## north
==> flow/design.v <==
module S_AXI_LITE#(
		parameter integer S_AXI_LITE_SIZE = 5,
		parameter integer S_AXI_DATA_SIZE = 32 
		)(
		input S_AXI_ACLK,
		input S_AXI_ARESETN,
        input  [ 31 : 0] S_AXI_LITE_ARADDR,
        output S_AXI_LITE_ARREADY,
        input  S_AXI_LITE_ARVALID,
        output S_AXI_LITE_RVALID,
        input  S_AXI_LITE_RREADY,
        output [S_AXI_DATA_SIZE - 1: 0] S_AXI_LITE_RDATA,
        input  [ 31 : 0] S_AXI_LITE_AWADDR,
        output S_AXI_LITE_AWREADY,
        input  S_AXI_LITE_AWVALID,
        input  S_AXI_LITE_WVALID,
        output S_AXI_LITE_WREADY,
        input  [S_AXI_DATA_SIZE - 1: 0] S_AXI_LITE_WDATA,
        output S_AXI_LITE_BVALID,
        input S_AXI_LITE_BREADY
		);
		reg [S_AXI_DATA_SIZE - 1: 0] axi_reg0;
		reg [S_AXI_DATA_SIZE - 1: 0] axi_reg1;
		reg [S_AXI_DATA_SIZE - 1: 0] axi_reg2;
		reg [S_AXI_DATA_SIZE - 1: 0] axi_reg3;
		reg [S_AXI_DATA_SIZE - 1: 0] axi_reg4;
		reg [S_AXI_DATA_SIZE - 1: 0] axi_reg5;
        reg [ 31 : 0] axi_araddr ;
        reg [ 31 : 0] axi_awaddr ;
        reg [S_AXI_DATA_SIZE - 1: 0] axi_wdata;
        reg [S_AXI_DATA_SIZE - 1: 0] axi_rdata;
        reg awready;
        reg wready;
        reg awlatch;
        reg bvalid;
        reg axi_wen;
        reg axi_wack;
        reg arready;
        reg rvalid;
        reg axi_rvalid;
        assign S_AXI_LITE_AWREADY = awready;
        assign S_AXI_LITE_WREADY  = wready;
        assign S_AXI_LITE_BVALID = bvalid;
        assign S_AXI_LITE_ARREADY = arready;
        assign S_AXI_LITE_RVALID = axi_rvalid;
        assign S_AXI_LITE_RDATA = axi_rdata;
        always@(posedge S_AXI_ACLK)
          if(S_AXI_ARESETN == 'b0)
            bvalid <= 0;
          else if(S_AXI_LITE_BREADY && ~bvalid)
            bvalid <= 'b1;
          else
            bvalid <= 'b0;
        always@(posedge S_AXI_ACLK)
          if(S_AXI_ARESETN == 'b0)
            awready <= 'b0;
          else if(S_AXI_LITE_AWVALID && S_AXI_LITE_WVALID && ~awready)
            awready <= 'b1;
          else if(wready)
            awready <= 'b0;
          else
            awready <= awready;
        always@(posedge S_AXI_ACLK)
            if(S_AXI_ARESETN == 'b0)
                axi_awaddr <= 0;
            else if (awready)
                axi_awaddr <= S_AXI_LITE_AWADDR;
            else
                axi_awaddr <= axi_awaddr;
        always@(posedge S_AXI_ACLK)
          if(S_AXI_ARESETN == 'b0)
            wready <= 0;
          else if(S_AXI_LITE_WVALID && ~wready && awready)
            wready <= 'b1;
          else
            wready <= 'b0;
        always@(posedge S_AXI_ACLK)
          if(S_AXI_ARESETN == 'b0) begin
            axi_wdata <= 0;
            axi_wen <= 0;
          end else if(awready && wready) begin
            axi_wdata <= S_AXI_LITE_WDATA;
            axi_wen <= 'b1;
          end else if(axi_wen)
            axi_wen <= 'b0;
          else begin
            axi_wdata <= axi_wdata;
            axi_wen <= axi_wen;
          end
        always@(posedge S_AXI_ACLK)
          if(S_AXI_ARESETN == 'b0)begin
		    axi_reg0 <= 0;
		    axi_reg1 <= 0;
		    axi_reg2 <= 0;
		    axi_reg3 <= 0;
		    axi_reg4 <= 0;
		    axi_reg5 <= 0;
		  end else if (axi_awaddr[ S_AXI_LITE_SIZE - 1 :0] == 5'd0)begin
            if(axi_wen) begin
             axi_reg0<= axi_wdata;
             axi_wack <= 'b1;
            end else begin
             axi_reg0<= axi_reg0;
             axi_wack <= 'b0;
            end
		  end else if (axi_awaddr[ S_AXI_LITE_SIZE - 1 :0] == 5'd4)begin
            if(axi_wen) begin
             axi_reg1<= axi_wdata;
             axi_wack <= 'b1;
            end else begin
             axi_reg1<= axi_reg1;
             axi_wack <= 'b0;
            end
		  end else if (axi_awaddr[ S_AXI_LITE_SIZE - 1 :0] == 5'd8)begin
            if(axi_wen) begin
             axi_reg2<= axi_wdata;
             axi_wack <= 'b1;
            end else begin
             axi_reg2<= axi_reg2;
             axi_wack <= 'b0;
            end
		  end else if (axi_awaddr[ S_AXI_LITE_SIZE - 1 :0] == 5'd12)begin
            if(axi_wen) begin
             axi_reg3<= axi_wdata;
             axi_wack <= 'b1;
            end else begin
             axi_reg3<= axi_reg3;
             axi_wack <= 'b0;
            end
		  end else if (axi_awaddr[ S_AXI_LITE_SIZE - 1 :0] == 5'd16)begin
            if(axi_wen) begin
             axi_reg4<= axi_wdata;
             axi_wack <= 'b1;
            end else begin
             axi_reg4<= axi_reg4;
             axi_wack <= 'b0;
            end
		  end else if (axi_awaddr[ S_AXI_LITE_SIZE - 1 :0] == 5'd20)begin
            if(axi_wen) begin
             axi_reg5<= axi_wdata;
             axi_wack <= 'b1;
            end else begin
             axi_reg5<= axi_reg5;
             axi_wack <= 'b0;
            end
		  end
        always@(posedge  S_AXI_ACLK)
          if(S_AXI_ARESETN == 'b0)
            arready <= 'b0;
          else if(S_AXI_LITE_ARVALID && ~arready)
            arready <= 'b1;
          else
            arready <= 'b0;
        always@(posedge S_AXI_ACLK)
          if(S_AXI_ARESETN == 'b0)
            axi_araddr <= 0;
          else if(arready)
            axi_araddr <= S_AXI_LITE_ARADDR;
          else
            axi_araddr <= axi_araddr;
        always@(posedge  S_AXI_ACLK)
          if(S_AXI_ARESETN == 'b0)
            rvalid <= 'b0;
          else if(arready && S_AXI_LITE_RREADY && ~rvalid)
            rvalid <= 'b1;
          else
            rvalid <= 'b0;
        always@(posedge S_AXI_ACLK)
          if(S_AXI_ARESETN == 'b0)begin
            axi_rvalid <= 'b0;
            axi_rdata <= 'b0;
		  end else if(axi_araddr[ S_AXI_LITE_SIZE - 1 :0] == 5'd0)begin
            if(rvalid)begin
              axi_rdata <= axi_reg0;
              axi_rvalid <= 'b1;
            end else begin
              axi_rvalid <= 'b0;
              axi_rdata <= axi_rdata;
            end
		  end else if(axi_araddr[ S_AXI_LITE_SIZE - 1 :0] == 5'd4)begin
            if(rvalid)begin
              axi_rdata <= axi_reg1;
              axi_rvalid <= 'b1;
            end else begin
              axi_rvalid <= 'b0;
              axi_rdata <= axi_rdata;
            end
		  end else if(axi_araddr[ S_AXI_LITE_SIZE - 1 :0] == 5'd8)begin
            if(rvalid)begin
              axi_rdata <= axi_reg2;
              axi_rvalid <= 'b1;
            end else begin
              axi_rvalid <= 'b0;
              axi_rdata <= axi_rdata;
            end
		  end else if(axi_araddr[ S_AXI_LITE_SIZE - 1 :0] == 5'd12)begin
            if(rvalid)begin
              axi_rdata <= axi_reg3;
              axi_rvalid <= 'b1;
            end else begin
              axi_rvalid <= 'b0;
              axi_rdata <= axi_rdata;
            end
		  end else if(axi_araddr[ S_AXI_LITE_SIZE - 1 :0] == 5'd16)begin
            if(rvalid)begin
              axi_rdata <= axi_reg4;
              axi_rvalid <= 'b1;
            end else begin
              axi_rvalid <= 'b0;
              axi_rdata <= axi_rdata;
            end
		  end else if(axi_araddr[ S_AXI_LITE_SIZE - 1 :0] == 5'd20)begin
            if(rvalid)begin
              axi_rdata <= axi_reg5;
              axi_rvalid <= 'b1;
            end else begin
              axi_rvalid <= 'b0;
              axi_rdata <= axi_rdata;
            end
			end else begin
              axi_rvalid <= 'b0;
              axi_rdata <= axi_rdata;
            end
endmodule
export LEC_CHECK = 0
export CAP_MARGIN = 20
export CORE_MARGIN = 2
export CORE_UTILIZATION = 35
export SLEW_MARGIN = 20
create_clock -name core_clock -period 2.64 [get_ports {S_AXI_ACLK}]
run.sh (not shown) runs the stock make flow with config.mk's settings and CLKGATE_MAP_FILE=.
For south, these inputs were changed with respect to north:
# north
export LEC_CHECK = 0
export CAP_MARGIN = 20
export CORE_MARGIN = 2
export CORE_UTILIZATION = 35
export SLEW_MARGIN = 20
create_clock -name core_clock -period 2.64 [get_ports {S_AXI_ACLK}]
# south
export LEC_CHECK = 0
export ABC_AREA = 1
export CAP_MARGIN = 0
export CORE_MARGIN = 2
export CORE_UTILIZATION = 70
export CTS_CLUSTER_DIAMETER = 104
export SLEW_MARGIN = 20
create_clock -name core_clock -period 1.56 [get_ports {S_AXI_ACLK}]
Notes after the runs:
What ended south was a tool error in 5_1_grt; the run never finished. north did not stop at any stage, and its layout met the timing, design-rule and antenna checks. Lower area reported by Yosys stat was reported by south, not north. Against north, south comes in 31% lower on row count. On clock tree buffer depth, north and south are neck and neck. Number of distinct library cells after synthesis in south vs north: down about 55%. Looking at mux share of post-synthesis cell area, south sits below north. | die area | south vs north | 17,000 um2 lower |.
Input-level comparison between east and south:
# south
export LEC_CHECK = 0
export ABC_AREA = 1
export CAP_MARGIN = 0
export CORE_MARGIN = 2
export CORE_UTILIZATION = 70
export CTS_CLUSTER_DIAMETER = 104
export SLEW_MARGIN = 20
create_clock -name core_clock -period 1.56 [get_ports {S_AXI_ACLK}]
# east
export LEC_CHECK = 0
export CAP_MARGIN = 20
export CORE_MARGIN = 2
export CORE_UTILIZATION = 40
export SLEW_MARGIN = 20
create_clock -name core_clock -period 4.0 [get_ports {S_AXI_ACLK}]
Results
- Per the final summary, east finished and its layout is clean on timing, DRC and antenna.
- Taking south over east, the number of cells produced by synthesis ratio works out to 1.08.
- When east is set beside south, its multiplexer share of the synthesized area turns out to be 3.9 points larger.
- Min placer's final routability congestion estimate across east and south: east
- [compare] base=south new=east: aoi/oai-family share of the synthesized area fell 2.0 points, core utilization at floorplan shows a reduction of 32 points, average cell area after synthesis grew by about 10%, number of nets at floorplan lost about 7%, die area picked up an extra about 80%.
- Share of synthesized cell area in and, or, nand and nor gates ended up 3.9 points higher on east than on south.
- Overall die height (east / south): 1.3
- east has post-synth area from yosys stat above what south had.
Input changes introduced in west (baseline for comparison: east):
# east
export LEC_CHECK = 0
export CAP_MARGIN = 20
export CORE_MARGIN = 2
export CORE_UTILIZATION = 40
export SLEW_MARGIN = 20
create_clock -name core_clock -period 4.0 [get_ports {S_AXI_ACLK}]
# west
export LEC_CHECK = 0
export CAP_MARGIN = 20
export CORE_MARGIN = 2
export CORE_UTILIZATION = 68
export CTS_CLUSTER_SIZE = 37
export SLEW_MARGIN = 20
create_clock -name core_clock -period 1.6 [get_ports {S_AXI_ACLK}]
==> comparison <==
[west] flow finished | final checks: failed | reasons: negative setup slack. Against east, number of buffers outside the clock class in the layout in west rose by more than half. On first-iteration DRC count, the higher figure sits with west, not east. Tap cell count went down by more than a quarter going from east to west.
[inputs] middle vs west
# west
export LEC_CHECK = 0
export CAP_MARGIN = 20
export CORE_MARGIN = 2
export CORE_UTILIZATION = 68
export CTS_CLUSTER_SIZE = 37
export SLEW_MARGIN = 20
create_clock -name core_clock -period 1.6 [get_ports {S_AXI_ACLK}]
# middle
export LEC_CHECK = 0
export CAP_MARGIN = 0
export CORE_MARGIN = 2
export CORE_UTILIZATION = 70
export CTS_CLUSTER_DIAMETER = 184
export CTS_CLUSTER_SIZE = 37
export PLACE_DENSITY = 0.37
export SLEW_MARGIN = 20
create_clock -name core_clock -period 1.46 [get_ports {S_AXI_ACLK}]
Results
- Nothing crashed in west and all stages finished; the problem is that the final layout failed, the offending checks being negative setup slack.
- middle did not finish; the tool stopped in 5_1_grt with error DPL-0038.
- As far as number of cells after detailed placement is concerned, middle and west perform about the same.
- Comparing middle against west, there is no change at all in yosys stat cell total.
- Sort west and middle by final weighted congestion in routability-driven placement, descending, and middle comes first.
- middle vs. west: placeable core area has decreased, number of buffers inserted during clock tree synthesis -16, die size saw a decrease, die extent in y fell by 1.8 um, post-cts repair resize count now larger.
- Summary — floorplan utilization, middle relative to west: higher, by 1.0 points.
- From west to middle the numbers moved as follows: post-CTS setup buffer count +20; cell area after placement +about 0.33%.


// S_AXI_LITE: RTL as listed in full above, without the edits since
Settings: LEC_CHECK=0, CAP_MARGIN=20, CORE_MARGIN=2, CORE_UTILIZATION=66, SLEW_MARGIN=20; clock period 2.2 ns.
==> next run, changes <==
--- a/flow/config.mk
+++ b/flow/config.mk
@@ -10 +10,4 @@
-export CORE_UTILIZATION = 66
+export CORE_UTILIZATION = 71
+export CTS_CLUSTER_DIAMETER = 27
+export CTS_CLUSTER_SIZE = 44
+export SETUP_SLACK_MARGIN = 0.51
==> flow/constraint.sdc (replaced) <==
create_clock -name core_clock -period 1.74 [get_ports {S_AXI_ACLK}]
set_input_delay 0.3480 -clock core_clock [delete_from_list [all_inputs] [get_ports {S_AXI_ACLK}]]
set_output_delay 0.3480 -clock core_clock [all_outputs]
set_load 0.01 [all_outputs]
Now the flow failed in 4_1_cts.
Synthesized cell count is unchanged.
Die area is lower by a few percent.
Synthesized area stays the same.


// S_AXI_LITE: RTL as listed in full above, without the edits since
clock: 4.0 ns
lec_check: 0
cap_margin: 20
cell_pad_in_sites_global_placement: 3
core_margin: 10
core_utilization: 40
cts_cluster_diameter: 398
hold_slack_margin: 0.03
max_routing_layer: met4
slew_margin: 20
tns_end_percent: 85
The baseline finished with timing, DRC and antenna clean.
==> next run, changes <==
ABC_AREA = 1   (was unset)
CELL_PAD_IN_SITES_GLOBAL_PLACEMENT = unset   (was 3)
CORE_MARGIN = 2   (was 10)
CORE_UTILIZATION = 72   (was 40)
CTS_CLUSTER_DIAMETER = unset   (was 398)
HOLD_SLACK_MARGIN = unset   (was 0.03)
MAX_ROUTING_LAYER = unset   (was met4)
PLACE_DENSITY = 0.65   (was unset)
TNS_END_PERCENT = unset   (was 85)
clock period = 1.97 ns   (was 4.0 ns; I/O delays follow)
Worst setup slack degrades by 1.2 ns.
Flip-flop count is unchanged.
Clock-buffer cell count came out lower by 14.
Via count climbs by 7.4%.
Non-clock buffer count grows by 9.
Synthesized cell count rose by 7.6%.
==> next run, changes <==
PLACE_DENSITY = 0.9   (was 0.65)
SETUP_SLACK_MARGIN = 0.5   (was unset)
After rerunning: The changed run failed in global routing (5_1_grt) with DPL-0038; synthesized area stays the same; synthesized cell count stays the same; die size stays the same.
==> next run, changes <==
ABC_AREA = unset   (was 1)
CELL_PAD_IN_SITES_GLOBAL_PLACEMENT = 1   (was unset)
CORE_UTILIZATION = 40   (was 72)
PLACE_DENSITY = unset   (was 0.9)
SETUP_SLACK_MARGIN = unset   (was 0.5)
TNS_END_PERCENT = 5   (was unset)
clock period = 4.0 ns   (was 1.97 ns; I/O delays follow)
Outcome:
- The changed run finished with timing, DRC and antenna clean
- die size goes up by about 80%
- area after synthesis goes up by about 2%
- synthesized cell count goes down by about 7%
==> next run, changes <==
CELL_PAD_IN_SITES_GLOBAL_PLACEMENT = unset   (was 1)
TNS_END_PERCENT = unset   (was 5)
clock period = 2.64 ns   (was 4.0 ns; I/O delays follow)
The new run passed the timing, design-rule and antenna checks.
Global-route usage falls by 2.5 points.
Final cell count climbs by 0.55%.
Flip-flop count stays the same.
Power grows by 45%.
Final area hardly moves.


// S_AXI_LITE: RTL as listed in full above, without the edits since
==> flow/config.mk <==
export PLATFORM = sky130hd
export DESIGN_NAME = S_AXI_LITE
export DESIGN_NICKNAME = S_AXI_LITE
export VERILOG_FILES = /design/flow/design.v
export SDC_FILE = /design/flow/constraint.sdc
export NUM_CORES = 4
export LEC_CHECK = 0
export ABC_AREA = 0
export CAP_MARGIN = 5
export CELL_PAD_IN_SITES_DETAIL_PLACEMENT = 1
export CELL_PAD_IN_SITES_GLOBAL_PLACEMENT = 2
export CORE_ASPECT_RATIO = 0.68
export CORE_MARGIN = 4
export CORE_UTILIZATION = 63
export CTS_CLUSTER_DIAMETER = 229
export CTS_CLUSTER_SIZE = 18
export GPL_ROUTABILITY_DRIVEN = 0
export GPL_TIMING_DRIVEN = 1
export HOLD_SLACK_MARGIN = -0.05
export MAX_ROUTING_LAYER = met5
export MIN_ROUTING_LAYER = met2
export PLACE_DENSITY = 0.8
export SETUP_SLACK_MARGIN = 0.5
export SLEW_MARGIN = 35
export TNS_END_PERCENT = 5
==> flow/constraint.sdc <==
create_clock -name core_clock -period 4.12 [get_ports {S_AXI_ACLK}]
set_input_delay 0.8240 -clock core_clock [delete_from_list [all_inputs] [get_ports {S_AXI_ACLK}]]
set_output_delay 0.8240 -clock core_clock [all_outputs]
set_load 0.01 [all_outputs]
The baseline ended with an error in global placement without I/O.
==> next run, changes <==
Settings changed: ABC_AREA 0 to default, CAP_MARGIN 5 to 20, CELL_PAD_IN_SITES_DETAIL_PLACEMENT 1 to default, CELL_PAD_IN_SITES_GLOBAL_PLACEMENT 2 to default, CORE_ASPECT_RATIO 0.68 to default, CORE_MARGIN 4 to 2, CORE_UTILIZATION 63 to 71, CTS_CLUSTER_DIAMETER 229 to default, CTS_CLUSTER_SIZE 18 to default, GPL_ROUTABILITY_DRIVEN 0 to default, GPL_TIMING_DRIVEN 1 to default, HOLD_SLACK_MARGIN -0.05 to default, MAX_ROUTING_LAYER met5 to default, MIN_ROUTING_LAYER met2 to default, PLACE_DENSITY 0.8 to default, SETUP_SLACK_MARGIN 0.5 to -0.08, SLEW_MARGIN 35 to 20, TNS_END_PERCENT 5 to default.
Clock period 4.12 ns to 1.74 ns, I/O delays scaled along.
Outcome:
- The new run finished but failed the layout checks on setup timing
- synthesized area stays the same
- synthesized cell count stays the same
- die size shrinks by 16%
==> next run, changes <==
Settings changed: CTS_CLUSTER_DIAMETER from default to 27, SETUP_SLACK_MARGIN -0.08 to 0.51.
What happened: This time the run failed in clock tree synthesis (DPL-0038). Synthesized cell count does not change. Synthesized area is unchanged. Die size stays the same.
==> next run, changes <==
Settings changed: CORE_UTILIZATION 71 to 70, CTS_CLUSTER_DIAMETER 27 to 104, CTS_CLUSTER_SIZE from default to 21, SETUP_SLACK_MARGIN 0.51 to default.
Clock period 1.74 ns to 1.56 ns, I/O delays scaled along.
This time the run finished with setup timing left.
Die size increases by 1.4%.
Synthesized area does not change.
Synthesized cell count does not change.
==> next run, changes <==
Settings changed: ABC_AREA from default to 1, CORE_UTILIZATION 70 to 72, CTS_CLUSTER_DIAMETER 104 to 57, CTS_CLUSTER_SIZE 21 to default, PLACE_DENSITY from default to 0.36, SETUP_SLACK_MARGIN from default to 0.5.
Clock period 1.56 ns to 1.97 ns, I/O delays scaled along.
Now the flow did not get past global routing on DPL-0038.
Die size decreases by 4.4%.
Synthesized cell count is higher by 7.6%.
Area after synthesis falls by 1.9%.
No activity file was given, so power comes from the tool's default toggle rates.
